## design/flow/design.v

```verilog
module processor
(
	input wire clk_i,
	input wire rst_i,
	input wire stall_i,
	output wire [31:0] addr_o,
	input wire [31:0] data_i,
	output wire [31:0] data_o,
	output wire [3:0] data_w_o,
	output wire [2:0] data_mode_o,
	input wire [7:0] extio_in,
	output wire [7:0] extio_out
);
	wire stall_cpu; wire mwait_cpu; wire irq_cpu; wire irq_ack_cpu; wire exception_cpu; wire data_b_cpu; wire data_h_cpu; wire data_access_cpu;
	wire [31:0] irq_vector_cpu; wire [31:0] inst_addr_cpu; wire [31:0] inst_in_cpu; wire [31:0] data_addr_cpu; wire [31:0] data_in_cpu; wire [31:0] data_out_cpu;
	wire [3:0] data_w_cpu;
	assign data_mode_o = {data_b_cpu,data_h_cpu,data_access_cpu};
	datapath core
	(
		.clock(clk_i),
		.reset(rst_i),
		.stall(stall_cpu),
		.mwait(mwait_cpu),
		.irq_vector(irq_vector_cpu),
		.irq(irq_cpu),
		.irq_ack(irq_ack_cpu),
		.exception(exception_cpu),
		.inst_addr(inst_addr_cpu),
		.inst_in(inst_in_cpu),
		.data_addr(data_addr_cpu),
		.data_in(data_in_cpu),
		.data_out(data_out_cpu),
		.data_w(data_w_cpu),
		.data_b(data_b_cpu),
		.data_h(data_h_cpu),
		.data_access(data_access_cpu)
	);
	interrupt_controller int_control
	(
		.clock(clk_i),
		.reset(rst_i),
		.stall(stall_i),
		.stall_cpu(stall_cpu),
		.mwait_cpu(mwait_cpu),
		.irq_vector_cpu(irq_vector_cpu),
		.irq_cpu(irq_cpu),
		.irq_ack_cpu(irq_ack_cpu),
		.exception_cpu(exception_cpu),
		.inst_addr_cpu(inst_addr_cpu),
		.inst_in_cpu(inst_in_cpu),
		.data_addr_cpu(data_addr_cpu),
		.data_in_cpu(data_in_cpu),
		.data_out_cpu(data_out_cpu),
		.data_w_cpu(data_w_cpu),
		.data_access_cpu(data_access_cpu),
		.addr_mem(addr_o),
		.data_read_mem(data_i),
		.data_write_mem(data_o),
		.data_we_mem(data_w_o),
		.extio_in(extio_in),
		.extio_out(extio_out)
	);
endmodule
module datapath
(
	input wire clock,
	input wire reset,
	input wire stall,
	input wire mwait,
	input wire [31:0] irq_vector,
	input wire irq,
	output wire irq_ack,
	output wire exception,
	output wire [31:0] inst_addr,
	input wire [31:0] inst_in,
	output wire [31:0] data_addr,
	input wire [31:0] data_in,
	output reg [31:0] data_out,
	output reg [3:0] data_w,
	output wire data_b,
	output wire data_h,
	output wire data_access
);
	wire [31:0] inst_in_s; reg [31:0] data_in_s; reg [31:0] pc; reg [31:0] pc_last;
	reg [31:0] pc_last2; wire [31:0] pc_plus4; wire [31:0] pc_next;
	wire [31:0] result; wire [31:0] branch; wire [31:0] ext32b;
	wire [31:0] ext32h; wire [31:0] alu_src1; wire [31:0] alu_src2;
	wire [31:12] ext32;
	wire [6:0] opcode; wire [6:0] funct7;
	wire [2:0] funct3;
	wire [3:0] read_reg1; wire [3:0] read_reg2; wire [3:0] write_reg;
	wire [4:0] rs1; wire [4:0] rs2; wire [4:0] rd;
	wire [31:0] write_data; wire [31:0] read_data1; wire [31:0] read_data2;
	wire [31:0] imm_i; wire [31:0] imm_s; wire [31:0] imm_sb;
	wire [31:0] imm_uj; wire [31:0] branch_src1; wire [31:0] branch_src2;
	wire [31:12] imm_u;
	wire wreg; wire zero; wire less_than; wire branch_taken; wire jump_taken; reg stall_reg;
	wire irq_ack_s; reg irq_ack_s_dly; reg bds; wire data_access_s; reg data_access_s_dly;
	wire reg_write_ctl; wire alu_src1_ctl; wire sig_read_ctl; wire reg_to_mem; wire mem_to_reg; wire except;
	wire [1:0] jump_ctl; wire [1:0] mem_write_ctl; wire [1:0] mem_read_ctl;
	wire [2:0] alu_src2_ctl; wire [2:0] branch_ctl;
	wire [3:0] alu_op_ctl;
	reg [4:0] rs1_r; reg [4:0] rs2_r; reg [4:0] rd_r;
	reg [31:0] imm_i_r; reg [31:0] imm_s_r; reg [31:0] imm_sb_r; reg [31:0] imm_uj_r;
	reg [31:12] imm_u_r;
	reg reg_write_ctl_r; reg alu_src1_ctl_r; reg sig_read_ctl_r; reg reg_to_mem_r; reg mem_to_reg_r;
	reg [1:0] jump_ctl_r; reg [1:0] mem_write_ctl_r; reg [1:0] mem_read_ctl_r;
	reg [2:0] alu_src2_ctl_r; reg [2:0] branch_ctl_r;
	reg [3:0] alu_op_ctl_r;
	always @(posedge clock or posedge reset) begin
		if (reset == 1'b1) begin
			pc <= {32{1'b0}};
			pc_last <= {32{1'b0}};
			pc_last2 <= {32{1'b0}};
		end else begin
			if (stall == 1'b0) begin
				pc <= pc_next;
				pc_last <= pc;
				pc_last2 <= pc_last;
			end
		end
	end
	assign pc_plus4 = pc + 4;
	assign pc_next = (irq == 1'b1 && irq_ack_s == 1'b1) || except == 1'b1 ? 
	irq_vector : branch_taken == 1'b1 || jump_taken == 1'b1 ? 
	branch : data_access_s == 1'b1 ?
	pc_last : pc_plus4;
	assign irq_ack_s = irq == 1'b1 && bds == 1'b0 && branch_taken == 1'b0 && jump_taken == 1'b0 && reg_to_mem_r == 1'b0 && mem_to_reg_r == 1'b0 ? 1'b1 : 1'b0;
	assign irq_ack = irq_ack_s_dly;
	assign exception = except == 1'b1 ? 1'b1 : 1'b0;
	always @(posedge clock or posedge reset) begin
		if (reset == 1'b1) begin
			irq_ack_s_dly <= 1'b0;
			bds <= 1'b0;
			data_access_s_dly <= 1'b0;
			stall_reg <= 1'b0;
		end else begin
			stall_reg <= stall;
			if (stall == 1'b0) begin
				data_access_s_dly <= data_access_s;
				if (mwait == 1'b0) begin
					irq_ack_s_dly <= irq_ack_s;
					if (branch_taken == 1'b1 || jump_taken == 1'b1) begin
						bds <= 1'b1;
					end
					else begin
						bds <= 1'b0;
					end
				end
			end
		end
	end
	assign inst_in_s = data_access_s == 1'b1 || except == 1'b1 || branch_taken == 1'b1 || 
		jump_taken == 1'b1 || bds == 1'b1 || irq_ack_s == 1'b1 ? 32'h00000000 : 
		{inst_in[7:0],inst_in[15:8],inst_in[23:16],inst_in[31:24]};
	assign opcode = inst_in_s[6:0];
	assign funct3 = inst_in_s[14:12];
	assign funct7 = inst_in_s[31:25];
	assign rd = inst_in_s[11:7];
	assign rs1 = inst_in_s[19:15];
	assign rs2 = inst_in_s[24:20];
	assign imm_i = {ext32[31:12],inst_in_s[31:20]};
	assign imm_s = {ext32[31:12],inst_in_s[31:25],inst_in_s[11:7]};
	assign imm_sb = {ext32[31:13],inst_in_s[31],inst_in_s[7],inst_in_s[30:25],inst_in_s[11:8],1'b0};
	assign imm_u = inst_in_s[31:12];
	assign imm_uj = {ext32[31:21],inst_in_s[31],inst_in_s[19:12],inst_in_s[20],inst_in_s[30:21],1'b0};
	assign ext32 = inst_in_s[31] == 1'b1 ? {20{1'b1}} : {20{1'b0}};
	control control_unit
	(
		.opcode(opcode),
		.funct3(funct3),
		.funct7(funct7),
		.reg_write(reg_write_ctl),
		.alu_src1(alu_src1_ctl),
		.alu_src2(alu_src2_ctl),
		.alu_op(alu_op_ctl),
		.jump(jump_ctl),
		.branch(branch_ctl),
		.mem_write(mem_write_ctl),
		.mem_read(mem_read_ctl),
		.sig_read(sig_read_ctl)
	);
	assign reg_to_mem = mem_write_ctl != 2'b00 ? 1'b1 : 1'b0;
	assign mem_to_reg = mem_read_ctl != 2'b00 ? 1'b1 : 1'b0;
	always @(posedge clock or posedge reset) begin
		if (reset == 1'b1) begin
			rd_r <= {5{1'b0}};
			rs1_r <= {5{1'b0}};
			rs2_r <= {5{1'b0}};
			imm_i_r <= {32{1'b0}};
			imm_s_r <= {32{1'b0}};
			imm_sb_r <= {32{1'b0}};
			imm_u_r <= {20{1'b0}};
			imm_uj_r <= {32{1'b0}};
			reg_write_ctl_r <= 1'b0;
			alu_src1_ctl_r <= 1'b0;
			alu_src2_ctl_r <= {3{1'b0}};
			alu_op_ctl_r <= {4{1'b0}};
			jump_ctl_r <= {2{1'b0}};
			branch_ctl_r <= {3{1'b0}};
			mem_write_ctl_r <= {2{1'b0}};
			mem_read_ctl_r <= {2{1'b0}};
			sig_read_ctl_r <= 1'b0;
			reg_to_mem_r <= 1'b0;
			mem_to_reg_r <= 1'b0;
		end else begin
			if (stall == 1'b0 && mwait == 1'b0) begin
				rd_r <= rd;
				rs1_r <= rs1;
				rs2_r <= rs2;
				imm_i_r <= imm_i;
				imm_s_r <= imm_s;
				imm_sb_r <= imm_sb;
				imm_u_r <= imm_u;
				imm_uj_r <= imm_uj;
				reg_write_ctl_r <= reg_write_ctl;
				alu_src1_ctl_r <= alu_src1_ctl;
				alu_src2_ctl_r <= alu_src2_ctl;
				alu_op_ctl_r <= alu_op_ctl;
				jump_ctl_r <= jump_ctl;
				branch_ctl_r <= branch_ctl;
				mem_write_ctl_r <= mem_write_ctl;
				mem_read_ctl_r <= mem_read_ctl;
				sig_read_ctl_r <= sig_read_ctl;
				reg_to_mem_r <= reg_to_mem;
				mem_to_reg_r <= mem_to_reg;
			end
		end
	end
	reg_bank register_bank
	(
		.clock(clock),
		.read_reg1(read_reg1),
		.read_reg2(read_reg2),
		.write_reg(write_reg),
		.wreg(wreg),
		.write_data(write_data),
		.read_data1(read_data1),
		.read_data2(read_data2)
	);
	assign read_reg1 = rs1_r[3:0];
	assign read_reg2 = rs2_r[3:0];
	assign write_reg = rd_r[3:0];
	assign wreg = (reg_write_ctl_r | mem_to_reg_r) &  ~mwait &  ~stall_reg;
	alu alu
	(
		.op1(alu_src1),
		.op2(alu_src2),
		.alu_op(alu_op_ctl_r),
		.result(result),
		.zero(zero),
		.less_than(less_than)
	);
	assign alu_src1 = alu_src1_ctl_r == 1'b0 ? read_data1 : pc_last2;
	assign alu_src2 = alu_src2_ctl_r == 3'b000 ? {imm_u_r,12'h000} : alu_src2_ctl_r == 3'b001 ? 
		imm_i_r : alu_src2_ctl_r == 3'b010 ? imm_s_r : alu_src2_ctl_r == 3'b011 ? 
		pc : alu_src2_ctl_r == 3'b100 ? {24'h000000,3'b000,rs2_r} : read_data2;
	assign branch_src1 = jump_ctl_r == 2'b11 ? read_data1 : pc_last2;
	assign branch_src2 = jump_ctl_r == 2'b10 ? imm_uj_r : jump_ctl_r == 2'b11 ? imm_i_r : imm_sb_r;
	assign branch = branch_src1 + branch_src2;
	assign branch_taken = (zero == 1'b1 && branch_ctl_r == 3'b001) || 
		(zero == 1'b0 && branch_ctl_r == 3'b010) || (less_than == 1'b1 && branch_ctl_r == 3'b011) || 
		(less_than == 1'b0 && branch_ctl_r == 3'b100) || (less_than == 1'b1 && branch_ctl_r == 3'b101) || 
		(less_than == 1'b0 && branch_ctl_r == 3'b110) ? 1'b1 : 1'b0;
	assign except = branch_ctl_r == 3'b111 ? 1'b1 : 1'b0;
	assign jump_taken = jump_ctl_r != 2'b00 ? 1'b1 : 1'b0;
	assign inst_addr = pc;
	assign data_addr = result;
	assign data_b = mem_read_ctl_r == 2'b01 || mem_write_ctl_r == 2'b01 ? 1'b1 : 1'b0;
	assign data_h = mem_read_ctl_r == 2'b10 || mem_write_ctl_r == 2'b10 ? 1'b1 : 1'b0;
	assign data_access_s = reg_to_mem_r == 1'b1 || mem_to_reg_r == 1'b1 ? 1'b1 : 1'b0;
	assign data_access = data_access_s == 1'b1 && data_access_s_dly == 1'b0 ? 1'b1 : 1'b0;
	always @(mem_write_ctl_r, result, read_data2) begin
		case (mem_write_ctl_r)
		2'b11 : begin
			data_out <= {read_data2[7:0],read_data2[15:8],read_data2[23:16],read_data2[31:24]};
			data_w <= 4'b1111;
		end
		2'b01 : begin
			data_out <= {read_data2[7:0],read_data2[7:0],read_data2[7:0],read_data2[7:0]};
			case (result[1:0])
			2'b11 : begin data_w <= 4'b0001; end
			2'b10 : begin data_w <= 4'b0010; end
			2'b01 : begin data_w <= 4'b0100; end
			default : begin data_w <= 4'b1000; end
			endcase
		end
		2'b10 : begin
			data_out <= {read_data2[7:0],read_data2[15:8],read_data2[7:0],read_data2[15:8]};
			case (result[1])
			1'b1 : begin data_w <= 4'b0011; end
			default : begin data_w <= 4'b1100; end
			endcase
			end
		default : begin
			data_out <= {read_data2[7:0],read_data2[15:8],read_data2[23:16],read_data2[31:24]};
			data_w <= 4'b0000;
		end
		endcase
	end
	always @(mem_read_ctl_r, result, data_in) begin
		case (mem_read_ctl_r)
		2'b01 : begin
			case (result[1:0])
			2'b11 : begin data_in_s <= {24'h000000,data_in[7:0]}; end
			2'b10 : begin data_in_s <= {24'h000000,data_in[15:8]}; end
			2'b01 : begin data_in_s <= {24'h000000,data_in[23:16]}; end
			default : begin data_in_s <= {24'h000000,data_in[31:24]}; end
			endcase
		end
		2'b10 : begin
			case (result[1])
			1'b1 : begin data_in_s <= {16'h0000,data_in[7:0],data_in[15:8]}; end
			default : begin data_in_s <= {16'h0000,data_in[23:16],data_in[31:24]}; end
			endcase
		end
		default : begin
			data_in_s <= {data_in[7:0],data_in[15:8],data_in[23:16],data_in[31:24]};
		end
		endcase
	end
	assign ext32b = (data_in_s[7] == 1'b0 || sig_read_ctl_r == 1'b0) ? 
		{24'h000000,data_in_s[7:0]} : {24'hffffff,data_in_s[7:0]};
	assign ext32h = (data_in_s[15] == 1'b0 || sig_read_ctl_r == 1'b0) ? 
		{16'h0000,data_in_s[15:0]} : {16'hffff,data_in_s[15:0]};
	assign write_data = mem_read_ctl_r == 2'b11 ? data_in_s : mem_read_ctl_r == 2'b01 ? 
		ext32b : mem_read_ctl_r == 2'b10 ? ext32h : jump_taken == 1'b1 ? 
		pc_last : result;
endmodule
module control
(
	input wire [6:0] opcode,
	input wire [2:0] funct3,
	input wire [6:0] funct7,
	output reg reg_write,
	output reg alu_src1,
	output reg [2:0] alu_src2,
	output reg [3:0] alu_op,
	output reg [1:0] jump,
	output reg [2:0] branch,
	output reg [1:0] mem_write,
	output reg [1:0] mem_read,
	output reg sig_read
);
	always @(opcode, funct3, funct7) begin
		case (opcode)			 
		7'b0110111 : begin		 
			reg_write <= 1'b1;
			alu_src1 <= 1'b0;
			alu_src2 <= 3'b000;
			alu_op <= 4'b0110;
			jump <= 2'b00;
			branch <= 3'b000;
			mem_write <= 2'b00;
			mem_read <= 2'b00;
			sig_read <= 1'b0;
		end
		7'b0010111 : begin		 
			reg_write <= 1'b1;
			alu_src1 <= 1'b1;
			alu_src2 <= 3'b000;
			alu_op <= 4'b0100;
			jump <= 2'b00;
			branch <= 3'b000;
			mem_write <= 2'b00;
			mem_read <= 2'b00;
			sig_read <= 1'b0;
		end
		7'b1101111 : begin		 
			reg_write <= 1'b1;
			alu_src1 <= 1'b0;
			alu_src2 <= 3'b011;
			alu_op <= 4'b0110;
			jump <= 2'b10;
			branch <= 3'b000;
			mem_write <= 2'b00;
			mem_read <= 2'b00;
			sig_read <= 1'b0;
		end
		7'b1100111 : begin		 
			reg_write <= 1'b1;
			alu_src1 <= 1'b0;
			alu_src2 <= 3'b011;
			alu_op <= 4'b0110;
			jump <= 2'b11;
			branch <= 3'b000;
			mem_write <= 2'b00;
			mem_read <= 2'b00;
			sig_read <= 1'b0;
		end
		7'b1100011 : begin		 
			case (funct3)
			3'b000 : begin		 
				reg_write <= 1'b0;
				alu_src1 <= 1'b0;
				alu_src2 <= 3'b101;
				alu_op <= 4'b0101;
				jump <= 2'b00;
				branch <= 3'b001;
				mem_write <= 2'b00;
				mem_read <= 2'b00;
				sig_read <= 1'b0;
			end
			3'b001 : begin		 
				reg_write <= 1'b0;
				alu_src1 <= 1'b0;
				alu_src2 <= 3'b101;
				alu_op <= 4'b0101;
				jump <= 2'b00;
				branch <= 3'b010;
				mem_write <= 2'b00;
				mem_read <= 2'b00;
				sig_read <= 1'b0;
			end
			3'b100 : begin		 
				reg_write <= 1'b0;
				alu_src1 <= 1'b0;
				alu_src2 <= 3'b101;
				alu_op <= 4'b0111;
				jump <= 2'b00;
				branch <= 3'b011;
				mem_write <= 2'b00;
				mem_read <= 2'b00;
				sig_read <= 1'b0;
			end
			3'b101 : begin		 
				reg_write <= 1'b0;
				alu_src1 <= 1'b0;
				alu_src2 <= 3'b101;
				alu_op <= 4'b0111;
				jump <= 2'b00;
				branch <= 3'b100;
				mem_write <= 2'b00;
				mem_read <= 2'b00;
				sig_read <= 1'b0;
			end
			3'b110 : begin		 
				reg_write <= 1'b0;
				alu_src1 <= 1'b0;
				alu_src2 <= 3'b101;
				alu_op <= 4'b1000;
				jump <= 2'b00;
				branch <= 3'b101;
				mem_write <= 2'b00;
				mem_read <= 2'b00;
				sig_read <= 1'b0;
			end
			3'b111 : begin		 
				reg_write <= 1'b0;
				alu_src1 <= 1'b0;
				alu_src2 <= 3'b101;
				alu_op <= 4'b1000;
				jump <= 2'b00;
				branch <= 3'b110;
				mem_write <= 2'b00;
				mem_read <= 2'b00;
				sig_read <= 1'b0;
			end
			default : begin
				reg_write <= 1'b0;
				alu_src1 <= 1'b0;
				alu_src2 <= 3'b000;
				alu_op <= 4'b0000;
				jump <= 2'b00;
				branch <= 3'b000;
				mem_write <= 2'b00;
				mem_read <= 2'b00;
				sig_read <= 1'b0;
			end
			endcase
		end
		7'b0000011 : begin		 
			case (funct3)
			3'b000 : begin		 
				reg_write <= 1'b1;
				alu_src1 <= 1'b0;
				alu_src2 <= 3'b001;
				alu_op <= 4'b0100;
				jump <= 2'b00;
				branch <= 3'b000;
				mem_write <= 2'b00;
				mem_read <= 2'b01;
				sig_read <= 1'b1;
			end
			3'b001 : begin		 
				reg_write <= 1'b1;
				alu_src1 <= 1'b0;
				alu_src2 <= 3'b001;
				alu_op <= 4'b0100;
				jump <= 2'b00;
				branch <= 3'b000;
				mem_write <= 2'b00;
				mem_read <= 2'b10;
				sig_read <= 1'b1;
			end
			3'b010 : begin		 
				reg_write <= 1'b1;
				alu_src1 <= 1'b0;
				alu_src2 <= 3'b001;
				alu_op <= 4'b0100;
				jump <= 2'b00;
				branch <= 3'b000;
				mem_write <= 2'b00;
				mem_read <= 2'b11;
				sig_read <= 1'b1;
			end
			3'b100 : begin		 
				reg_write <= 1'b1;
				alu_src1 <= 1'b0;
				alu_src2 <= 3'b001;
				alu_op <= 4'b0100;
				jump <= 2'b00;
				branch <= 3'b000;
				mem_write <= 2'b00;
				mem_read <= 2'b01;
				sig_read <= 1'b0;
			end
			3'b101 : begin		 
				reg_write <= 1'b1;
				alu_src1 <= 1'b0;
				alu_src2 <= 3'b001;
				alu_op <= 4'b0100;
				jump <= 2'b00;
				branch <= 3'b000;
				mem_write <= 2'b00;
				mem_read <= 2'b10;
				sig_read <= 1'b0;
			end
			default : begin
				reg_write <= 1'b0;
				alu_src1 <= 1'b0;
				alu_src2 <= 3'b000;
				alu_op <= 4'b0000;
				jump <= 2'b00;
				branch <= 3'b000;
				mem_write <= 2'b00;
				mem_read <= 2'b00;
				sig_read <= 1'b0;
			end
			endcase
		end
		7'b0100011 : begin		 
			case (funct3)
			3'b000 : begin		 
				reg_write <= 1'b0;
				alu_src1 <= 1'b0;
				alu_src2 <= 3'b010;
				alu_op <= 4'b0100;
				jump <= 2'b00;
				branch <= 3'b000;
				mem_write <= 2'b01;
				mem_read <= 2'b00;
				sig_read <= 1'b0;
			end
			3'b001 : begin		 
				reg_write <= 1'b0;
				alu_src1 <= 1'b0;
				alu_src2 <= 3'b010;
				alu_op <= 4'b0100;
				jump <= 2'b00;
				branch <= 3'b000;
				mem_write <= 2'b10;
				mem_read <= 2'b00;
				sig_read <= 1'b0;
			end
			3'b010 : begin		 
				reg_write <= 1'b0;
				alu_src1 <= 1'b0;
				alu_src2 <= 3'b010;
				alu_op <= 4'b0100;
				jump <= 2'b00;
				branch <= 3'b000;
				mem_write <= 2'b11;
				mem_read <= 2'b00;
				sig_read <= 1'b0;
			end
			default : begin
				reg_write <= 1'b0;
				alu_src1 <= 1'b0;
				alu_src2 <= 3'b000;
				alu_op <= 4'b0000;
				jump <= 2'b00;
				branch <= 3'b000;
				mem_write <= 2'b00;
				mem_read <= 2'b00;
				sig_read <= 1'b0;
			end
			endcase
		end
		7'b0010011 : begin		 
			case (funct3)
			3'b000 : begin		 
				reg_write <= 1'b1;
				alu_src1 <= 1'b0;
				alu_src2 <= 3'b001;
				alu_op <= 4'b0100;
				jump <= 2'b00;
				branch <= 3'b000;
				mem_write <= 2'b00;
				mem_read <= 2'b00;
				sig_read <= 1'b0;
			end
			3'b010 : begin		 
				reg_write <= 1'b1;
				alu_src1 <= 1'b0;
				alu_src2 <= 3'b001;
				alu_op <= 4'b0111;
				jump <= 2'b00;
				branch <= 3'b000;
				mem_write <= 2'b00;
				mem_read <= 2'b00;
				sig_read <= 1'b0;
			end
			3'b011 : begin		 
				reg_write <= 1'b1;
				alu_src1 <= 1'b0;
				alu_src2 <= 3'b001;
				alu_op <= 4'b1000;
				jump <= 2'b00;
				branch <= 3'b000;
				mem_write <= 2'b00;
				mem_read <= 2'b00;
				sig_read <= 1'b0;
			end
			3'b100 : begin		 
				reg_write <= 1'b1;
				alu_src1 <= 1'b0;
				alu_src2 <= 3'b001;
				alu_op <= 4'b0010;
				jump <= 2'b00;
				branch <= 3'b000;
				mem_write <= 2'b00;
				mem_read <= 2'b00;
				sig_read <= 1'b0;
			end
			3'b110 : begin		 
				reg_write <= 1'b1;
				alu_src1 <= 1'b0;
				alu_src2 <= 3'b001;
				alu_op <= 4'b0001;
				jump <= 2'b00;
				branch <= 3'b000;
				mem_write <= 2'b00;
				mem_read <= 2'b00;
				sig_read <= 1'b0;
			end
			3'b111 : begin		 
				reg_write <= 1'b1;
				alu_src1 <= 1'b0;
				alu_src2 <= 3'b001;
				alu_op <= 4'b0000;
				jump <= 2'b00;
				branch <= 3'b000;
				mem_write <= 2'b00;
				mem_read <= 2'b00;
				sig_read <= 1'b0;
			end
			3'b001 : begin		 
				reg_write <= 1'b1;
				alu_src1 <= 1'b0;
				alu_src2 <= 3'b100;
				alu_op <= 4'b1001;
				jump <= 2'b00;
				branch <= 3'b000;
				mem_write <= 2'b00;
				mem_read <= 2'b00;
				sig_read <= 1'b0;
			end
			3'b101 : begin
				case (funct7)
				7'b0000000 : begin	 
					reg_write <= 1'b1;
					alu_src1 <= 1'b0;
					alu_src2 <= 3'b100;
					alu_op <= 4'b1010;
					jump <= 2'b00;
					branch <= 3'b000;
					mem_write <= 2'b00;
					mem_read <= 2'b00;
					sig_read <= 1'b0;
				end
				7'b0100000 : begin	 
					reg_write <= 1'b1;
					alu_src1 <= 1'b0;
					alu_src2 <= 3'b100;
					alu_op <= 4'b1100;
					jump <= 2'b00;
					branch <= 3'b000;
					mem_write <= 2'b00;
					mem_read <= 2'b00;
					sig_read <= 1'b0;
				end
				default : begin
					reg_write <= 1'b0;
					alu_src1 <= 1'b0;
					alu_src2 <= 3'b000;
					alu_op <= 4'b0000;
					jump <= 2'b00;
					branch <= 3'b000;
					mem_write <= 2'b00;
					mem_read <= 2'b00;
					sig_read <= 1'b0;
				end
				endcase
			end
			default : begin
				reg_write <= 1'b0;
				alu_src1 <= 1'b0;
				alu_src2 <= 3'b000;
				alu_op <= 4'b0000;
				jump <= 2'b00;
				branch <= 3'b000;
				mem_write <= 2'b00;
				mem_read <= 2'b00;
				sig_read <= 1'b0;
			end
			endcase
		end
		7'b0110011 : begin		 
			case (funct3)
			3'b000 : begin
				case (funct7)
				7'b0000000 : begin
				reg_write <= 1'b1;
				alu_src1 <= 1'b0;
				alu_src2 <= 3'b101;
				alu_op <= 4'b0100;
				jump <= 2'b00;
				branch <= 3'b000;
				mem_write <= 2'b00;
				mem_read <= 2'b00;
				sig_read <= 1'b0;
				end
				7'b0100000 : begin
				reg_write <= 1'b1;
				alu_src1 <= 1'b0;
				alu_src2 <= 3'b101;
				alu_op <= 4'b0101;
				jump <= 2'b00;
				branch <= 3'b000;
				mem_write <= 2'b00;
				mem_read <= 2'b00;
				sig_read <= 1'b0;
				end
				default : begin
				reg_write <= 1'b0;
				alu_src1 <= 1'b0;
				alu_src2 <= 3'b000;
				alu_op <= 4'b0000;
				jump <= 2'b00;
				branch <= 3'b000;
				mem_write <= 2'b00;
				mem_read <= 2'b00;
				sig_read <= 1'b0;
				end
				endcase
			end
			3'b001 : begin			 
				reg_write <= 1'b1;
				alu_src1 <= 1'b0;
				alu_src2 <= 3'b101;
				alu_op <= 4'b1001;
				jump <= 2'b00;
				branch <= 3'b000;
				mem_write <= 2'b00;
				mem_read <= 2'b00;
				sig_read <= 1'b0;
			end
			3'b010 : begin			 
				reg_write <= 1'b1;
				alu_src1 <= 1'b0;
				alu_src2 <= 3'b101;
				alu_op <= 4'b0111;
				jump <= 2'b00;
				branch <= 3'b000;
				mem_write <= 2'b00;
				mem_read <= 2'b00;
				sig_read <= 1'b0;
			end
			3'b011 : begin			 
				reg_write <= 1'b1;
				alu_src1 <= 1'b0;
				alu_src2 <= 3'b101;
				alu_op <= 4'b1000;
				jump <= 2'b00;
				branch <= 3'b000;
				mem_write <= 2'b00;
				mem_read <= 2'b00;
				sig_read <= 1'b0;
			end
			3'b100 : begin			 
				reg_write <= 1'b1;
				alu_src1 <= 1'b0;
				alu_src2 <= 3'b101;
				alu_op <= 4'b0010;
				jump <= 2'b00;
				branch <= 3'b000;
				mem_write <= 2'b00;
				mem_read <= 2'b00;
				sig_read <= 1'b0;
			end
			3'b101 : begin
				case (funct7)		
				7'b0000000 : begin	 
					reg_write <= 1'b1;
					alu_src1 <= 1'b0;
					alu_src2 <= 3'b101;
					alu_op <= 4'b1010;
					jump <= 2'b00;
					branch <= 3'b000;
					mem_write <= 2'b00;
					mem_read <= 2'b00;
					sig_read <= 1'b0;
				end
				7'b0100000 : begin	 
					reg_write <= 1'b1;
					alu_src1 <= 1'b0;
					alu_src2 <= 3'b101;
					alu_op <= 4'b1100;
					jump <= 2'b00;
					branch <= 3'b000;
					mem_write <= 2'b00;
					mem_read <= 2'b00;
					sig_read <= 1'b0;
				end
				default : begin
					reg_write <= 1'b0;
					alu_src1 <= 1'b0;
					alu_src2 <= 3'b000;
					alu_op <= 4'b0000;
					jump <= 2'b00;
					branch <= 3'b000;
					mem_write <= 2'b00;
					mem_read <= 2'b00;
					sig_read <= 1'b0;
				end
				endcase
			end
			3'b110 : begin			 
				reg_write <= 1'b1;
				alu_src1 <= 1'b0;
				alu_src2 <= 3'b101;
				alu_op <= 4'b0001;
				jump <= 2'b00;
				branch <= 3'b000;
				mem_write <= 2'b00;
				mem_read <= 2'b00;
				sig_read <= 1'b0;
			end
			3'b111 : begin			 
				reg_write <= 1'b1;
				alu_src1 <= 1'b0;
				alu_src2 <= 3'b101;
				alu_op <= 4'b0000;
				jump <= 2'b00;
				branch <= 3'b000;
				mem_write <= 2'b00;
				mem_read <= 2'b00;
				sig_read <= 1'b0;
			end
			default : begin
				reg_write <= 1'b0;
				alu_src1 <= 1'b0;
				alu_src2 <= 3'b000;
				alu_op <= 4'b0000;
				jump <= 2'b00;
				branch <= 3'b000;
				mem_write <= 2'b00;
				mem_read <= 2'b00;
				sig_read <= 1'b0;
			end
			endcase
		end
		7'b1110011 : begin		 
			reg_write <= 1'b0;
			alu_src1 <= 1'b0;
			alu_src2 <= 3'b000;
			alu_op <= 4'b0000;
			jump <= 2'b00;
			branch <= 3'b111;
			mem_write <= 2'b00;
			mem_read <= 2'b00;
			sig_read <= 1'b0;
		end
		default : begin
			reg_write <= 1'b0;
			alu_src1 <= 1'b0;
			alu_src2 <= 3'b000;
			alu_op <= 4'b0000;
			jump <= 2'b00;
			branch <= 3'b000;
			mem_write <= 2'b00;
			mem_read <= 2'b00;
			sig_read <= 1'b0;
		end
		endcase
	end
endmodule
module reg_bank
(
	input wire clock,
	input wire [3:0] read_reg1,
	input wire [3:0] read_reg2,
	input wire [3:0] write_reg,
	input wire wreg,
	input wire [31:0] write_data,
	output wire [31:0] read_data1,
	output wire [31:0] read_data2
);
	reg [31:0] registers[0:15];
	always @(posedge clock) begin
		if (write_reg != 4'b0000 && wreg == 1'b1) begin
			registers[write_reg] <= write_data;
		end
	end
	assign read_data1 = read_reg1 != 4'b0000 ? registers[read_reg1] : {32{1'b0}};
	assign read_data2 = read_reg2 != 4'b0000 ? registers[read_reg2] : {32{1'b0}};
endmodule
module alu
(
	input wire [31:0] op1,
	input wire [31:0] op2,
	input wire [3:0] alu_op,
	output wire [31:0] result,
	output wire zero,
	output wire less_than
);
	reg [31:0] r; wire [31:0] shift;
	wire [4:0] shift_op2;
	wire [32:0] addsub;
	wire less; wire lshift; wire logical;
	always @(op1, op2, alu_op, addsub, less, shift_op2, shift) begin
		case (alu_op)
		4'b0000 : begin r <= op1 & op2; end
		4'b0001 : begin r <= op1 | op2; end
		4'b0010 : begin r <= op1 ^ op2; end
		4'b0100, 4'b0101 : begin r <= addsub[31:0]; end
		4'b0110 : begin r <= op2; end
		4'b0111,4'b1000 : begin r <= {28'h0000000,3'b000,less}; end
		default : begin r <= shift; end
		endcase
	end
	assign addsub = alu_op > 4'b0100 ? ({1'b0,op1}) - ({1'b0,op2}) : ({1'b0,op1}) + ({1'b0,op2});
	assign less = op1[31] == op2[31] || alu_op == 4'b1000 ? addsub[32] : op1[31];
	assign less_than = less;
	assign zero =  ~(r[31] | r[30] | r[29] | r[28] | r[27] | r[26] | 
		r[25] | r[24] | r[23] | r[22] | r[21] | r[20] | r[19] | 
		r[18] | r[17] | r[16] | r[15] | r[14] | r[13] | r[12] | 
		r[11] | r[10] | r[9] | r[8] | r[7] | r[6] | r[5] | r[4] | 
		r[3] | r[2] | r[1] | r[0]);
	assign shift_op2 = op2[4:0];
	assign lshift = alu_op[0] == 1'b1 ? 1'b1 : 1'b0;
	assign logical = alu_op[2] == 1'b0 ? 1'b1 : 1'b0;
	bshift barrel_shifter
	(
		.lshift(lshift),
		.logical(logical),
		.shift(shift_op2),
		.in(op1),
		.out(shift)
	);
	assign result = r;
endmodule
module bshift
(
	input wire lshift,
	input wire logical,
	input wire [4:0] shift,
	input wire [31:0] in,
	output wire [31:0] out
);
	wire [31:0] shift1l; wire [31:0] shift2l; wire [31:0] shift4l; wire [31:0] shift8l; wire [31:0] shift16l;
	wire [31:0] shift1r; wire [31:0] shift2r; wire [31:0] shift4r; wire [31:0] shift8r; wire [31:0] shift16r;
	wire [31:16] fill;
	assign fill = logical == 1'b0 ? {16{in[31]}} : 16'h0000;
	assign shift1l = shift[0] == 1'b1 ? {in[30:0],1'b0} : in;
	assign shift2l = shift[1] == 1'b1 ? {shift1l[29:0],2'b00} : shift1l;
	assign shift4l = shift[2] == 1'b1 ? {shift2l[27:0],4'h0} : shift2l;
	assign shift8l = shift[3] == 1'b1 ? {shift4l[23:0],8'h00} : shift4l;
	assign shift16l = shift[4] == 1'b1 ? {shift8l[15:0],16'h0000} : shift8l;
	assign shift1r = shift[0] == 1'b1 ? {fill[31],in[31:1]} : in;
	assign shift2r = shift[1] == 1'b1 ? {fill[31:30],shift1r[31:2]} : shift1r;
	assign shift4r = shift[2] == 1'b1 ? {fill[31:28],shift2r[31:4]} : shift2r;
	assign shift8r = shift[3] == 1'b1 ? {fill[31:24],shift4r[31:8]} : shift4r;
	assign shift16r = shift[4] == 1'b1 ? {fill[31:16],shift8r[31:16]} : shift8r;
	assign out = lshift == 1'b0 ? shift16r : shift16l;
endmodule
module interrupt_controller
(
	input wire clock,
	input wire reset,
	input wire stall,
	output wire stall_cpu,
	output wire mwait_cpu,
	output wire [31:0] irq_vector_cpu,
	output wire irq_cpu,
	input wire irq_ack_cpu,
	input wire exception_cpu,
	input wire [31:0] inst_addr_cpu,
	output wire [31:0] inst_in_cpu,
	input wire [31:0] data_addr_cpu,
	output wire [31:0] data_in_cpu,
	input wire [31:0] data_out_cpu,
	input wire [3:0] data_w_cpu,
	input wire data_access_cpu,
	output wire [31:0] addr_mem,
	input wire [31:0] data_read_mem,
	output wire [31:0] data_write_mem,
	output wire [3:0] data_we_mem,
	input wire [7:0] extio_in,
	output wire [7:0] extio_out
);
	wire [7:0] irq_cause; reg [7:0] irq_mask_reg; reg [7:0] irq_status_reg; reg [7:0] extio_out_reg;
	reg [31:0] periph_data; reg [31:0] irq_vector_reg; reg [31:0] irq_epc_reg; reg [31:0] inst_reg;
	wire interrupt; reg irq; reg data_access_cpu_dly;
	parameter [2:0] irq_idle = 0, irq_int = 1, irq_req = 2, irq_ackn = 3, irq_done = 4;
	reg [2:0] pulse_state;
	reg [2:0] pulse_next_state;
	wire periph_access; reg periph_access_dly; wire periph_access_we;
	wire [3:0] data_we_mem_s;
	always @(posedge clock or posedge reset) begin
		if (reset == 1'b1) begin
			periph_data <= {32{1'b0}};
		end else begin
			if (periph_access == 1'b1) begin
			case (data_addr_cpu[7:4])
			4'b0000 : begin periph_data <= irq_vector_reg; end			 
			4'b0001 : begin periph_data <= {irq_cause[7:0],24'h000000}; end		 
			4'b0010 : begin periph_data <= {irq_mask_reg[7:0],24'h000000}; end	 
			4'b0011 : begin periph_data <= {irq_status_reg,24'h000000}; end		 
			4'b0100 : begin 							 
				periph_data <= {irq_epc_reg[7:0],irq_epc_reg[15:8],irq_epc_reg[23:16],irq_epc_reg[31:24]};
			end
			4'b1000 : begin periph_data <= {extio_in,24'h000000}; end		 
			4'b1001 : begin periph_data <= {extio_out_reg,24'h000000}; end		 
			default : begin periph_data <= data_read_mem; end
			endcase
			end
		end
	end
	assign inst_in_cpu = data_access_cpu == 1'b0 ? data_read_mem : inst_reg;
	assign data_in_cpu = periph_access_dly == 1'b0 ? data_read_mem : periph_data;
	always @(posedge clock or posedge reset) begin
		if (reset == 1'b1) begin
			irq_vector_reg <= {32{1'b0}};
			irq_mask_reg <= {8{1'b0}};
			irq_status_reg <= {8{1'b0}};
			extio_out_reg <= {8{1'b0}};
		end else begin
			if (periph_access == 1'b1 && periph_access_we == 1'b1) begin
				case (data_addr_cpu[7:4])
				4'b0000 : begin				 
					irq_vector_reg <= {data_out_cpu[7:0],data_out_cpu[15:8],data_out_cpu[23:16],data_out_cpu[31:24]};
				end
				4'b0010 : begin				 
					irq_mask_reg <= data_out_cpu[31:24];
				end
				4'b0011 : begin				 
					irq_status_reg <= data_out_cpu[31:24];
				end
				4'b1001 : begin				 
					extio_out_reg <= data_out_cpu[31:24];
				end
				default : begin
				end
				endcase
			end
			if (irq_ack_cpu == 1'b1 || exception_cpu == 1'b1) begin
				irq_status_reg[0] <= 1'b0;		 
			end
		end
	end
	always @(posedge clock or posedge reset) begin
		if (reset == 1'b1) begin
			irq_epc_reg <= 32'h00000000;
		end else begin
			if (((irq == 1'b1 && irq_ack_cpu == 1'b0) || exception_cpu == 1'b1)) begin
				irq_epc_reg <= inst_addr_cpu;
			end
		end
	end
	always @(posedge clock or posedge reset) begin
		if (reset == 1'b1) begin
			pulse_state <= irq_idle;
			pulse_next_state <= irq_idle;
			irq <= 1'b0;
		end else begin
			if (stall == 1'b0) begin
				pulse_state <= pulse_next_state;
				case (pulse_state)
				irq_idle : begin
					if (interrupt == 1'b1 && irq_status_reg[0] == 1'b1) begin
						pulse_next_state <= irq_int;
					end
				end
				irq_int : begin
					irq <= 1'b1;
					pulse_next_state <= irq_req;
				end
				irq_req : begin
					if (irq_ack_cpu == 1'b1) begin
						irq <= 1'b0;
						pulse_next_state <= irq_ackn;
					end
				end
				irq_ackn : begin
					pulse_next_state <= irq_done;
				end
				irq_done : begin
					if (irq_status_reg[0] == 1'b1) begin
						pulse_next_state <= irq_idle;
					end
				end
				default : begin
					pulse_next_state <= irq_idle;
				end
				endcase
			end
		end
	end
	always @(posedge clock or posedge reset) begin
		if (reset == 1'b1) begin
			periph_access_dly <= 1'b0;
			data_access_cpu_dly <= 1'b0;
			inst_reg <= {32{1'b0}};
		end else begin
			if (stall == 1'b0) begin
				periph_access_dly <= periph_access;
				data_access_cpu_dly <= data_access_cpu;
				if ((data_access_cpu == 1'b0)) begin
					inst_reg <= data_read_mem;
				end
			end
		end
	end
	assign periph_access = data_addr_cpu[31:27] == 5'b11110 && data_access_cpu == 1'b1 ? 1'b1 : 1'b0;
	assign periph_access_we = periph_access <= 1'b1 && data_w_cpu != 4'b0000 ? 1'b1 : 1'b0;
	assign addr_mem = data_access_cpu == 1'b1 ? data_addr_cpu : inst_addr_cpu;
	assign data_write_mem = data_out_cpu;
	assign data_we_mem_s = data_access_cpu == 1'b1 && periph_access == 1'b0 ? data_w_cpu : 4'b0000;
	assign data_we_mem = data_we_mem_s;
	assign mwait_cpu = data_access_cpu == 1'b1 && data_access_cpu_dly == 1'b0 ? 1'b1 : 1'b0;
	assign stall_cpu = stall;
	assign interrupt = (irq_cause & irq_mask_reg) == 16'h0000 ? 1'b0 : 1'b1;
	assign irq_cause = extio_in;
	assign irq_cpu = irq;
	assign irq_vector_cpu = irq_vector_reg;
	assign extio_out = extio_out_reg;
endmodule
```

## design/flow/run.sh

```bash
#!/bin/bash
# the make line also repeats each setting of config.mk as NAME=value (left out here)
make -C /OpenROAD-flow-scripts/flow DESIGN_CONFIG=/design/flow/config.mk WORK_HOME=/design/flow/orfs CLKGATE_MAP_FILE= finish
```

## design/flow/config.mk

```make
export PLATFORM = sky130hd
export DESIGN_NAME = processor
export DESIGN_NICKNAME = processor
export VERILOG_FILES = /design/flow/design.v
export SDC_FILE = /design/flow/constraint.sdc
export NUM_CORES = 4
export LEC_CHECK = 0
export CAP_MARGIN = 20
export CORE_MARGIN = 2
export CORE_UTILIZATION = 58
export MAX_ROUTING_LAYER = met4
export SETUP_SLACK_MARGIN = -0.51
export SLEW_MARGIN = 20
export TNS_END_PERCENT = 5
```

## design/flow/constraint.sdc

```tcl
create_clock -name core_clock -period 6.82 [get_ports {clk_i}]
set_input_delay 1.3640 -clock core_clock [delete_from_list [all_inputs] [get_ports {clk_i}]]
set_output_delay 1.3640 -clock core_clock [all_outputs]
set_load 0.01 [all_outputs]
```

==> notes.md, run 1 <==
Item: results of the latest flow run.

- The unique cell type count in the Yosys netlist is ~110.
- The floorplan-stage core utilization is 0.585.
- The number of buffers between clock root and the deepest sink is 3.
- The row count is roughly 110.
- The number of H-tree levels is 3.
- For this run, the register share of the synthesized area comes to 0.434.
- The root buffer selected by CTS is sky130_fd_sc_hd__clkbuf_16.
- The synthesized netlist occupies a cell area of roughly 0.054 mm².
- The instance tally after logic synthesis is 4783.
- The share of synthesized area in the top cell type comes to 0.287.
- For this run, the leading register cell type out of synthesis is sky130_fd_sc_hd__edfxtp_1.
- The area of the core region is 0.0915 mm².
- Per the synthesis report, the AND-OR/OR-AND share of the synthesized area is 0.181.
- The simple-gate share of the synthesized area is 0.0944.
- In the synthesized netlist the async set-or-reset flop fraction comes to 0.380.
- Counting flops with a built-in enable in the synthesized netlist gives 512.
- The pre-CTS worst setup slack is -2.62 ns.
- The adder-cell share of the synthesized area is 0.0309.
- According to the floorplan report, the die width is 308 µm.
- The count of buffers added on input and output ports is 121.
- The multiplexer fraction of the synthesized cell area is 0.202.
- The commonest cells after synthesis are 512 x sky130_fd_sc_hd__edfxtp_1, 489 x sky130_fd_sc_hd__nand2_1, 313 x sky130_fd_sc_hd__dfrtp_1.
- Per the OpenROAD floorplan log, the height of the die is roughly 310 µm.
- The wire-length estimate of the detail-placed layout is 191 mm.
- The stage where the run came to a stop is 5_1_grt.
- The number of warnings issued by yosys is 5.
- CTS added clock buffers totalling 87.
- The synthesized area divided by synthesized cell count is 11.2 µm².
- The die covers 0.0948 mm².
- Synthesis inferred between 800 and 900 register bits.
- Yosys attributes the largest share of cell area to sky130_fd_sc_hd__edfxtp_1 29%, sky130_fd_sc_hd__dfrtp_1 15%, sky130_fd_sc_hd__mux4_2 12%.
- Looking at area per cell type in the netlist, the leader is sky130_fd_sc_hd__edfxtp_1.
- The I/O pin count is between 100 and 150.
- The main combinational cell family by area after synthesis is multiplexers.
- The tree built by TritonCTS fans out to between 800 and 900 sinks.
- In this run, the synthesized area fraction spent on xor and xnor cells is recorded as 0.0165.
- The chip area line in the Yosys stat output reads between 0.05 and 0.06 mm².
- The number of standard cells reported by yosys is 4783.
- The routability-driven placement congestion ratio is between 1 and 1.5.
- The flow did not finish.
- The most frequently used cell type in the post-synthesis netlist is sky130_fd_sc_hd__edfxtp_1.
## timing repair
action | 4_1_cts
cloned | 6
endpoints found under the setup margin | 724
hold buffers | 0
setup buffers | 71
pin swaps | 77
gates resized | 263
## per-stage QoR
stage / hold slack, ns / area [µm²] / instances / setup TNS, ns / util
2_1_floorplan: 0.432 / 53700 / 4814 / -869.76 / -
3_3_place_gp: 0.453 / 62900 / 6699 / -1094.29 / 0.687
3_5_place_dp: 0.471 / 62900 / 6699 / -1187.27 / 0.687
4_1_cts: 0.481 / 67300 / 6911 / -613.22 / 0.735
==> inputs of run 2 (changes only) <==
- CORE_UTILIZATION: 58 -> 61
- CTS_CLUSTER_DIAMETER: default -> 34
- MAX_ROUTING_LAYER: met4 -> default
- SETUP_SLACK_MARGIN: -0.51 -> 1.63
- TNS_END_PERCENT: 5 -> default
- clock period: 6.82 -> 7.14 ns (I/O delays scaled with it)
==> notes.md, run 2 <==
Item: results of the latest flow run.

- The area of the core region is 0.0869 mm².
- 122 I/O pins were placed.
- The most frequently used cell type in the post-synthesis netlist is sky130_fd_sc_hd__edfxtp_1.
- The cell area after synthesis is 0.0536 mm².
- According to the logs, the last stage reached was 5_1_grt.
- Buffers inserted during clock tree synthesis total 135.
- The number of standard cells reported by yosys is 4783.
- In this run, the synthesized area fraction spent on AND-OR/OR-AND gates is recorded as 0.181.
- The flip-flop cell with the highest count after synthesis is sky130_fd_sc_hd__edfxtp_1.
- The unique cell type count in the Yosys netlist is 107.
- At the end of routability-driven placement, the weighted congestion stood at 1.16.
- The main combinational cell family by area after synthesis is multiplexers.
- Yosys reports that the most numerous cell types are 512 x sky130_fd_sc_hd__edfxtp_1, 489 x sky130_fd_sc_hd__nand2_1, 313 x sky130_fd_sc_hd__dfrtp_1.
- The area share of the leading cell type in the synthesized netlist is 0.287.
- The flow did not finish.
- The vertical die dimension reported for this design is 300 µm.
- The area figure in the yosys stat output is 0.0536 mm².
- Of the total synthesized cell area, the portion taken by AND, OR, NAND and NOR gates is 0.0944.
- The share of flip-flops with an asynchronous set or reset after synthesis is 0.380.
- The sink count of the clock tree is 826.
- The H-tree was split into 4 levels.
- Counting flops with a built-in enable in the synthesized netlist gives a little over 500.
- The half-perimeter wire length after placement is ~180 mm.
- The area share of xor/xnor cells in the synthesized design is 0.0165.
- The synthesis-stage register bit count is 826.
- The multiplexer fraction of the synthesized cell area is 0.202.
- The row count is roughly 110.
- The adder-cell share of the synthesized area is 0.0309.
- Synthesis produced 4783 cells.
- The cell type with the largest total area is sky130_fd_sc_hd__edfxtp_1.
- For reference, the post-synthesis area per instance comes to around 11 µm².
- The root buffer selected by CTS is sky130_fd_sc_hd__clkbuf_16.
- The number of buffers inserted for hold repair after clock tree synthesis is 0.
- During synthesis, Yosys emitted a total of 5 warnings.
- The sequential fraction of the synthesis area is 0.434.
- Per the CTS log, the buffer count on the longest clock path is 3.
- The main area contributors are sky130_fd_sc_hd__edfxtp_1 29%, sky130_fd_sc_hd__dfrtp_1 15%, sky130_fd_sc_hd__mux4_2 12%.
- The horizontal extent of the die is approximately 300 µm.
- Buffers placed on the I/O ports in this run total 121.
- The floorplan-stage core utilization is 0.616.
- The total die area is 0.0902 mm².
- Once placement completed, the tool counted placed cells totaling 6551.
## run 2: per-stage QoR
stage | setup TNS [ns] | cell area [µm²] | hold slack (ns) | worst slack (ns)
2_1_floorplan | -1.57 | 54200 | 0.432 | -0.383
3_3_place_gp | -474.89 | 62300 | 0.464 | -1.36
3_5_place_dp | -568.04 | 62300 | 0.466 | -1.47
4_1_cts | -580.10 | 68600 | 0.473 | -1.78
## run 2: what timing repair did
item | 4_1_cts
pin swaps | 89
endpoints found under the hold margin | 0
cloned | 10
setup endpoints to repair | 739
buffers inserted | 48
resized | 336
==> inputs of run 3 (changes only) <==
- CELL_PAD_IN_SITES_DETAIL_PLACEMENT: default -> 1
- CORE_UTILIZATION: 61 -> 60
- CTS_CLUSTER_DIAMETER: 34 -> default
- CTS_CLUSTER_SIZE: default -> 76
- PLACE_DENSITY: default -> 0.41
- SETUP_SLACK_MARGIN: 1.63 -> 3.06
- SLEW_MARGIN: 20 -> 35
- TNS_END_PERCENT: default -> 25
- clock period: 7.14 -> 18.4 ns (I/O delays scaled with it)
==> notes.md, run 3 <==
Item: results of the latest flow run.

- The run stopped with a tool error.
- The number of warnings issued by yosys is 5.
- The routability-driven placement congestion ratio is around 1.1.
- The cell area after synthesis is 0.0536 mm².
- The horizontal extent of the die is 303 µm.
- The synthesized area divided by synthesized cell count is 11.2 µm².
- sky130_fd_sc_hd__edfxtp_1 is the most common cell in the netlist.
- After synthesis, the share of cell area in mux cells is 0.202.
- The row count is 109.
- The number of buffers between clock root and the deepest sink is 3.
- Counting flops with a built-in enable in the synthesized netlist gives 512.
- The share of the core area taken by cells at floorplan is 0.606.
- The instance tally after logic synthesis is 4783.
- The sequential fraction of the synthesis area is 0.434.
- In the synthesized netlist the dominant register cell turns out to be sky130_fd_sc_hd__edfxtp_1.
- The I/O pin count is 122.
- The stage where the flow stopped is 5_1_grt.
- During placement, the flow inserted port buffers numbering around 120.
- The area share of xor/xnor cells in the synthesized design is 0.0165.
- The simple-gate share of the synthesized area is 0.0944.
- Per the synthesis report, the adder-cell share of the synthesized area is 0.0309.
- The synthesis-stage register bit count is 826.
- In this run the full chip footprint comes out at about 0.092 mm².
- The number of H-tree levels is 3.
- The buffer count from post-CTS setup fixing is 0.
- The area fraction in compound gates is 0.181.
- By count the netlist is led by 512 x sky130_fd_sc_hd__edfxtp_1, 489 x sky130_fd_sc_hd__nand2_1, 313 x sky130_fd_sc_hd__dfrtp_1.
- The die is 303 µm tall.
- Sorting the synthesized cells by area gives the leading types as sky130_fd_sc_hd__edfxtp_1 29%, sky130_fd_sc_hd__dfrtp_1 15%, sky130_fd_sc_hd__mux4_2 12%.
- Once the clock tree was built, the resizer swapped 0 gates to a different size.
- The area share of the leading cell type in the synthesized netlist is 0.287.
- The number of standard cells reported by yosys is approximately 4800.
- The placed standard-cell area is 0.0564 mm².
- Per the placement report, the placed cell count is 5882.
- After floorplanning, the core was sized to cover 0.0884 mm².
- The sink count of the clock tree is 826.
- The half-perimeter wire length after placement is 180 mm.
- The area figure in the yosys stat output is 0.0536 mm².
- By area, the combinational part of the netlist is dominated by multiplexers.
- The cell type with the largest total area is sky130_fd_sc_hd__edfxtp_1.
- Counting distinct cell types in the post-synthesis netlist gives roughly 110.
- The total CTS buffers is around 90.
- Yosys reported that registers with async set or reset make up 0.380.
- The number of buffers inserted for hold repair after clock tree synthesis is 0.
- The root buffer selected by CTS is sky130_fd_sc_hd__clkbuf_16.
run 3: through the flow:
| stage | setup slack (ns) | power, W |
|---|---|---|
| CTS | 3.65 | 0.00662 |
| detailed placement | 4.58 | 0.00457 |
| global placement | 4.89 | 0.00447 |
| floorplan | 6.04 | 0.00354 |
==> inputs of run 4 (changes only) <==
- CAP_MARGIN: 20 -> 0
- CELL_PAD_IN_SITES_DETAIL_PLACEMENT: 1 -> default
- CORE_UTILIZATION: 60 -> 72
- CTS_CLUSTER_DIAMETER: default -> 28
- CTS_CLUSTER_SIZE: 76 -> 33
- PLACE_DENSITY: 0.41 -> default
- SETUP_SLACK_MARGIN: 3.06 -> 0.36
- SLEW_MARGIN: 35 -> 20
- TNS_END_PERCENT: 25 -> default
- clock period: 18.4 -> 4.41 ns (I/O delays scaled with it)
==> notes.md, run 4 <==
Item: results of the latest flow run.

- By area the synthesized netlist is led by sky130_fd_sc_hd__edfxtp_1 29%, sky130_fd_sc_hd__dfrtp_1 15%, sky130_fd_sc_hd__mux4_2 12%.
- The flow stopped in 4_1_cts.
- For this configuration, the core starts out at a cell density of 0.723.
- The synthesized design spends more area on one cell type than any other, namely sky130_fd_sc_hd__edfxtp_1.
- After synthesis, the mean cell area works out to 11.2 µm².
- The number of placed cells counting well taps is 6632.
- The run stopped with a tool error.
- Per the placement log, port buffering inserted 121 buffers.
- The initialized floorplan defines 100 standard-cell rows.
- Yosys instantiated no cell more often than sky130_fd_sc_hd__edfxtp_1.
- The total die area is 0.0766 mm².
- The I/O pin count is 122.
- The flip-flop cell with the highest count after synthesis is sky130_fd_sc_hd__edfxtp_1.
- The cell-mix breakdown from Yosys lists the adder-cell area share as 0.0309.
- Per the gpl log, the routability congestion estimate is 1.23.
- The instance tally after logic synthesis is 4783.
- In this run the standard cell core region covers 0.0741 mm².
- Of all flip-flops after synthesis, the portion carrying an async set or reset was 0.380.
- In this run, synthesis inferred 512 flip-flops with an integrated enable.
- The number of warnings issued by yosys is 5.
- The number of standard cells reported by yosys is between 4000 and 5000.
- The cell area after synthesis is 0.0536 mm².
- The die is roughly 280 µm wide.
- The synthesis-stage register bit count is between 800 and 900.
- The half-perimeter wire length after placement is 194 mm.
- Per the synthesis report, the simple-gate share of the synthesized area is 0.0944.
- After synthesis, the chip area reported by Yosys is 0.0536 mm².
- The sequential fraction of the synthesis area is 0.434.
- The unique cell type count in the Yosys netlist is 107.
- In this run, the synthesized area fraction spent on AND-OR/OR-AND gates is recorded as 0.181.
- The share of synthesized area in the top cell type comes to 0.287.
- For reference, the top logic cell family by area is multiplexers.
- For reference, the mux area share after synthesis is 0.202.
- The die extent in y is 277 µm.
- In this run, the synthesized area fraction spent on xor and xnor cells is recorded as 0.0165.
- Counting instances in the post-synthesis netlist gives the leading cell types as 512 x sky130_fd_sc_hd__edfxtp_1, 489 x sky130_fd_sc_hd__nand2_1, 313 x sky130_fd_sc_hd__dfrtp_1.
- The first error in the log reads "[ERROR DPL-0033] detailed placement checks failed during check placement".
## run 4: through the flow
stage	util	instance area, µm²	setup WS [ns]	total power [W]
after global placement	0.869	64300	-3.97	0.0208
after floorplan	-	54300	-2.62	0.0149
after detailed placement	0.869	64300	-4.16	0.0215
==> inputs of run 5 (changes only) <==
- CAP_MARGIN: 0 -> 20
- CORE_UTILIZATION: 72 -> 58
- CTS_CLUSTER_DIAMETER: 28 -> 67
- CTS_CLUSTER_SIZE: 33 -> default
- GPL_ROUTABILITY_DRIVEN: default -> 1
- MAX_ROUTING_LAYER: default -> met5
- MIN_ROUTING_LAYER: default -> met1
- PLACE_DENSITY_LB_ADDON: default -> 0.17
- SETUP_SLACK_MARGIN: 0.36 -> default
- TNS_END_PERCENT: default -> 10
- clock period: 4.41 -> 9.9 ns (I/O delays scaled with it)
==> notes.md, run 5 <==
Physical implementation.

- The run finished, with violations left.
- The layout checks failed on setup timing.
- The flip-flop cell with the highest count after synthesis is sky130_fd_sc_hd__edfxtp_1.
- The instance count on the critical path is 27.
- The final report gives the standard cell area, fillers excluded, as about 0.06 mm².
- The routed wire length per instance is 38.2 µm.
- The type of origin of the critical path is a register.
- The setup slack on the worst flop-to-flop path is between 0.8 and 0.9 ns.
- Including well taps, the total number of placed cells is a little over 6000.
- The number of buffers between clock root and the deepest sink is 3.
- The count of flip-flops with a built-in enable after synthesis is around 510.
- The most frequently used cell type in the post-synthesis netlist is sky130_fd_sc_hd__edfxtp_1.
- The report lists the power per cell area as 200 mW/mm².
- At the pin with the least slew margin, the transition time is 1.29 ns.
- The delay of the slowest critical-path stage is 0.57 ns.
- The critical path arrival is a little over 8 ns.
- During I/O placement, the number of pins put on the boundary was about 120.
- The initialized floorplan defines 111 standard-cell rows.
- The main area contributors are sky130_fd_sc_hd__edfxtp_1 29%, sky130_fd_sc_hd__dfrtp_1 15%, sky130_fd_sc_hd__mux4_2 12%.
- The max-capacitance violation count is 0.
- The stage logs contain a warning count of between 60 and 70.
- The pre-CTS worst setup slack is -0.216 ns.
- The cell area after synthesis is ~0.054 mm².
- The unique cell type count in the Yosys netlist is 107.
- Per the post-CTS timing run, clock transition at the registers of the reported paths is 0.06 ns.
- Setup repair after global routing could not meet its margin everywhere.
- The combinational cell power is around 0.0044 W.
- The placement summary gives the final routability congestion estimate as 1.10.
- The routed design uses 96.6 mm of met2 wire.
- The half-perimeter wire length after placement is ~170 mm.
- In the per-layer breakdown of the detailed-route log, met1 shows 82.0 mm.
- Per the OpenROAD floorplan log, the width of the die is 308 µm.
- The worst min-delay path class is register to register.
- Cell internal power was estimated by the tool at 0.00741 W.
- The global-route congestion overflow total is 0.
- The critical path's slowest cell is sky130_fd_sc_hd__or4b_4.
- The total wire length is 238 mm.
- The mean number of vias per cell is 7.70.
- The sequential power share is 0.362.
- The port buffer count is 121.
- The share of the clock period used by the worst path is 1.02.
- The worst vdd rail ir drop is 0.300 mV.
- For this run, asynchronously set or reset flops after synthesis account for 0.380.
- Per the synthesis report, the simple-gate share of the synthesized area is 0.0944.
- The cell-mix breakdown from Yosys lists the adder-cell area share as 0.0309.
- The synthesized area divided by synthesized cell count is roughly 11 µm².
- The worst setup path is captured at an output pin.
- For reference, the mux area share after synthesis is 0.202.
- The main combinational cell family by area after synthesis is multiplexers.
- The routed design could run at a clock period as short as around 10 ns.
- The start point of the critical path is core.imm_u_r[20]$_DFFE_PP0P_.
- The clock reaches the later pin of the worst-skew pair after 0.71 ns.
- The power report puts the leakage power at 23.1 nW.
- By startpoint and endpoint, the worst setup path is classified as register to output pin.
- The peak clock frequency supported by timing is 0.0994 GHz.
- In this run the tightest slew margin relative to its limit is 0.142.
- Along the worst hold path, the cell count comes to 1.
- Summed over all failing endpoints, the final setup total negative slack is -0.324 ns.
- The chip occupies 0.0948 mm².
- The max-slew violation count is 0.
- TritonCTS built the clock tree.
- The number of buffer and inverter instances along the worst setup path is 4.
- The global-route total usage across every layer is 0.497.
- The clock H-tree reported by CTS has 3 levels.
- The number of clock buffers added by TritonCTS is 88.
- In the post-route analysis, the smallest setup slack over all paths is -0.165 ns.
- In the final design database the tool counted 5132 nets.
- Counting flops and latches in the post-synthesis netlist gives about 830.
- The number of antenna violations at the first check in global routing is 26.
- The number of standard cells reported by yosys is 4783.
- The number of clock sinks came to 826.
- The fraction of power spent switching nets is 0.387.
- For the worst flop-to-flop path, the logic depth is 35.
- The power group with the highest consumption is combinational cells.
- The final instance count without filler cells is 6227.
- Looking at area per cell type in the netlist, the leader is sky130_fd_sc_hd__edfxtp_1.
- Looking at the hold checks, the worst path lands on int_control.irq_status_reg[0]$_DFFE_PP0P_.
- The cell family contributing the most delay on the critical path is AND-OR/OR-AND gates.
- The root buffer selected by CTS is sky130_fd_sc_hd__clkbuf_16.
- The area share of the leading cell type in the synthesized netlist is 0.287.
- According to the timing report, the critical path is captured at data_w_o[2].
- The number of global-route vias before repair came to around 45000.
- The detailed router's first-iteration violation count is between 8000 and 9000.
- Summed over all nets, wire length on met3 after detailed routing comes to 38.3 mm.
- The area added between synthesis and finish is 13.1%.
- The hold path startpoint is core.irq_ack_s_dly$_DFFE_PP0P_.
- The final tally of setup violations is 2.
- Of the total synthesized cell area, the portion taken by XOR and XNOR cells is 0.0165.
- The instance tally after logic synthesis is 4783.
- The power attributed to sequential cells is 0.00439 W.
- The top layer used by detailed routing is met5.
- The power report puts the net switching power at 0.00469 W.
- In the synthesis report, Yosys lists the chip area as 0.0536 mm².
- The final route contains between 40000 and 50000 vias.
- Per report_power, the Clock row totals ~0.0033 W.
- The number of warnings issued by yosys is 5.
- The report puts the hold buffer count at CTS at 0.
- The OpenROAD report gives the critical path a required time of 7.92 ns.
- The clock skew is 0.0632 ns.
- The pre-antenna-repair detailed-routing pass consisted of 11 iterations.
- Counting the fill cells in the layout gives 6918.
- The fraction of power consumed by combinational cells is 0.366.
- For reference, the final report shows the hold violation count at 0.
- The placed standard-cell area is 0.0574 mm².
- The maximum number of pins on one net before global-route repair is 171.
- The sequential fraction of the synthesis area is 0.434.
- The reg-to-reg startpoint is core.imm_u_r[20]$_DFFE_PP0P_.
- The floorplan-stage core utilization is 0.585.
- Per the detail_route report, DRC violations left total 0.
- Of the total synthesized cell area, the portion taken by AND-OR and OR-AND cells is 0.181.
- The reg-to-reg critical path endpoint is core.pc[19]$_DFFE_PP0N_.
- After floorplanning, the core was sized to cover 0.0915 mm².
- The maximum fanout count along the critical path is 14.
- The post-detailed-route count of antenna-violating nets is 0.
- The part of the power in the clock network is 0.272.
- The die extent in y is ~310 µm.
- The first-pass GRT wire length is 333 mm.
- By count the netlist is led by 512 x sky130_fd_sc_hd__edfxtp_1, 489 x sky130_fd_sc_hd__nand2_1, 313 x sky130_fd_sc_hd__dfrtp_1.
run 5: layout make-up:
| type | count | area (µm²) | area share |
|---|---|---|---|
| Timing Repair Buffer | 448 | 3900 | 0.0644 |
| Antenna cell | 16 | 40.0 | 0.000661 |
| Multi-Input combinational cell | 3475 | 28600 | 0.472 |
| Inverter | 119 | 450 | 0.00743 |
| Tap cell | 1186 | 1480 | 0.0245 |
| Sequential cell | 826 | 23300 | 0.384 |
| Clock inverter | 43 | 452 | 0.00745 |
| Clock buffer | 114 | 2410 | 0.0398 |
run 5: layer usage:
layer  track usage  vias up
met3         0.192     1010
li1              -    19100
met5       0.00362        -
met4         0.346       16
met1         0.642    23500
met2         0.686     4365
run 5: stage by stage:
step / util / power [W] / hold WS (ns)
2_1_floorplan: - / 0.00659 / 0.432
3_3_place_gp: 0.627 / 0.00847 / 0.451
3_5_place_dp: 0.627 / 0.00851 / 0.463
4_1_cts: 0.661 / 0.0118 / 0.471
5_1_grt: 0.662 / 0.0123 / 0.480
6_report: 0.662 / 0.0121 / 0.469
run 5: timing repair:
action | in CTS | in global routing
buffers inserted | 14 | 0
gates cloned | 1 | 0
gates resized | 25 | 17
pin swaps | 6 | 3
setup endpoints to repair | 10 | 9
No activity file was given, so power comes from the tool's default toggle rates.
